## sort_top
module sort_top (
  input             clk,
  input      [31:0] a, b, c, d, e, f,
  output reg [31:0] m, n, o, p, q, r
);
  reg  [31:0] a_q, b_q, c_q, d_q, e_q, f_q;
  wire [31:0] m_w, n_w, o_w, p_w, q_w, r_w;
  always @(posedge clk) begin
    a_q <= a; b_q <= b; c_q <= c; d_q <= d; e_q <= e; f_q <= f;
    m <= m_w; n <= n_w; o <= o_w; p <= p_w; q <= q_w; r <= r_w;
  end
  sort u_sort (
    .a(a_q), .b(b_q), .c(c_q), .d(d_q), .e(e_q), .f(f_q),
    .m(m_w), .n(n_w), .o(o_w), .p(p_w), .q(q_w), .r(r_w)
  );
endmodule
Size: ~380 flip-flops, about 390 I/O pins, roughly 0.051 sq mm of cells after synthesis.
Settings: LEC_CHECK=0, ABC_AREA=0, CAP_MARGIN=20, CELL_PAD_IN_SITES_DETAIL_PLACEMENT=0, CORE_ASPECT_RATIO=0.97, CORE_MARGIN=3, CORE_UTILIZATION=42, CTS_CLUSTER_SIZE=46, GPL_ROUTABILITY_DRIVEN=1, GPL_TIMING_DRIVEN=0, MAX_ROUTING_LAYER=met5, PLACE_DENSITY=0.35, SETUP_SLACK_MARGIN=4.43, SLEW_MARGIN=20; clock period 23.8 ns.
run.sh (not shown) runs the stock make flow with config.mk's settings and CLKGATE_MAP_FILE=.
The baseline finished but fails on setup timing.
Edit:
- ABC_AREA: 0 -> unset
- CELL_PAD_IN_SITES_DETAIL_PLACEMENT: 0 -> unset
- CORE_ASPECT_RATIO: 0.97 -> unset
- CORE_MARGIN: 3 -> 2
- CORE_UTILIZATION: 42 -> 66
- CTS_CLUSTER_SIZE: 46 -> unset
- GPL_ROUTABILITY_DRIVEN: 1 -> unset
- GPL_TIMING_DRIVEN: 0 -> unset
- MAX_ROUTING_LAYER: met5 -> unset
- PLACE_DENSITY: 0.35 -> unset
- SETUP_SLACK_MARGIN: 4.43 -> unset
- clock period: 23.8 -> 14.7 ns (I/O delays scaled with it)
=>
- Now the flow aborted during detailed placement (3_5_place_dp) with DPL-0038
- die area shrinks by about 37%
- synthesized cell count does not change
- area after synthesis does not change
Edit:
- CORE_UTILIZATION: 66 -> 57
- SETUP_SLACK_MARGIN: unset -> 5.0
- SLEW_MARGIN: 20 -> 0
- TNS_END_PERCENT: unset -> 5
- clock period: 14.7 -> 49.0 ns (I/O delays scaled with it)
Effect: Now the flow ended with an error in global routing (5_1_grt) on GRT-0232. Area after synthesis does not change. Synthesized cell count stays the same. Die area climbs by 16%.
Edit:
- CORE_UTILIZATION: 57 -> 58
- SETUP_SLACK_MARGIN: 5.0 -> unset
- SLEW_MARGIN: 0 -> 20
- TNS_END_PERCENT: 5 -> unset
- clock period: 49.0 -> 18.7 ns (I/O delays scaled with it)
After rerunning: With this change the flow died in clock tree synthesis (4_1_cts). Area after synthesis does not change. Synthesized cell count stays the same. Die area went down by 1.7%.

Setup of v25:
Starting RTL as in the previous note.
export LEC_CHECK = 0
export ABC_AREA = 0
export CAP_MARGIN = 20
export CELL_PAD_IN_SITES_DETAIL_PLACEMENT = 0
export CORE_ASPECT_RATIO = 0.59
export CORE_MARGIN = 3
export CORE_UTILIZATION = 42
export CTS_CLUSTER_SIZE = 90
export GPL_ROUTABILITY_DRIVEN = 1
export GPL_TIMING_DRIVEN = 1
export MAX_ROUTING_LAYER = met5
export PLACE_DENSITY = 0.35
export SLEW_MARGIN = 20
create_clock -name core_clock -period 23.8 [get_ports {clk}]
What the final checks of v25 revealed, after a flow that finished every stage, was a layout that fails on setup timing.
What v31 does differently from v25 at the input level:
- PLACE_DENSITY: 0.35 -> unset
- MAX_ROUTING_LAYER: met5 -> unset
- CELL_PAD_IN_SITES_DETAIL_PLACEMENT: 0 -> unset
- CORE_UTILIZATION: 42 -> 58
- TNS_END_PERCENT: unset -> 5
- CTS_CLUSTER_SIZE: 90 -> 100
- ABC_AREA: 0 -> unset
- CTS_CLUSTER_DIAMETER: unset -> 39
- CORE_ASPECT_RATIO: 0.59 -> unset
- CORE_MARGIN: 3 -> 2
- GPL_TIMING_DRIVEN: 1 -> unset
- GPL_ROUTABILITY_DRIVEN: 1 -> unset
- the clock period (ns, I/O delays scaled along): 23.8 -> 44.0
Results
- 5_1_grt: v31 exited with error
- Going from v25 to v31, number of gates resized after CTS decreased 537, global placer's final weighted congestion increased about 7%, cell count after placement decreased 2,448, placed cell area decreased 21%, post-CTS setup-driven buffer insertion count decreased 178.
#### Input delta (v55 over v31)
- TNS_END_PERCENT removed (was 5)
- PLACE_DENSITY_LB_ADDON newly set to 0.18
- ABC_AREA newly set to 1
- CTS_CLUSTER_SIZE removed (was 100)
- CTS_CLUSTER_DIAMETER changed from 39 to 300
- MIN_ROUTING_LAYER newly set to met2
- MAX_ROUTING_LAYER newly set to met4
- CELL_PAD_IN_SITES_DETAIL_PLACEMENT newly set to 2
- CORE_UTILIZATION changed from 58 to 40
v55 got as far as 3_5_place_dp, where a tool error ended the run.
Lower fraction of synthesized area in multiplexers was reported by v55, not v31.
Compared with v31, in v55 yosys synthesis chip area lost 5.4%, routability congestion estimate from global placement rose 0.54%.
## Diff of input files: v20 against v55
- CTS_CLUSTER_DIAMETER: 300 -> 156
- CORE_MARGIN: 2 -> 6
- MAX_ROUTING_LAYER: met4 -> unset
- GPL_TIMING_DRIVEN: unset -> 1
- MIN_ROUTING_LAYER: met2 -> met1
- CORE_ASPECT_RATIO: unset -> 0.91
- CORE_UTILIZATION: 40 -> 70
- ABC_AREA: 1 -> 0
- SETUP_SLACK_MARGIN: unset -> 5.0
- PLACE_DENSITY_LB_ADDON: 0.18 -> 0.03
==> comparison <==
Stage in which a tool error killed v20: 3_5_place_dp.
Compared with v55, in v20 floorplan die width went down by 16%; cell count in the Yosys report went down by 547; total die area went down by about 36%; post-synthesis cell count went down by 7.0%; number of rows created at floorplan went down by 34.
On v20: share of synthesized area occupied by flip-flops and latches is 0.87 points lower than what v55 gave.
Compared with v55, in v20 simple-gate share of the synthesized area went down, effective utilization at floorplan increased by 31 points relative to the old numbers.
Area of the core region ends up lower on v20.
Of the two candidates, v55 has the better synthesized area and v20 the worse one.
v20 ends up with higher area fraction in compound gates after synthesis than v55 does.
Setup changes, v20 to v29
- SETUP_SLACK_MARGIN removed (was 5.0)
- CELL_PAD_IN_SITES_DETAIL_PLACEMENT removed (was 2)
- CTS_CLUSTER_DIAMETER removed (was 156)
- PLACE_DENSITY_LB_ADDON removed (was 0.03)
- GPL_TIMING_DRIVEN removed (was 1)
- CORE_UTILIZATION changed from 70 to 40
- CORE_MARGIN changed from 6 to 2
- ABC_AREA removed (was 0)
- MIN_ROUTING_LAYER removed (was met1)
- CORE_ASPECT_RATIO removed (was 0.91)
- the clock period (ns, I/O delays scaled along) changed from 44.0 to 42.8
[summary]
Looking at number of rows created at floorplan, v29 sits above v20. v20 has a lower placeable core region than v29. As far as count of instantiated cells in the yosys netlist goes, v29 and v20 are indistinguishable; the numbers are identical. Synthesized area came out exactly the same in v20 and v29. v29 against v20: die area increased by 64% relative to the old numbers; area of the synthesized netlist per yosys stat closely matched the old numbers; final weighted congestion of routability-driven global placement decreased by about 19% relative to the old numbers. v29 reached the final stage; the timing, DRC and antenna checks on its layout passed.
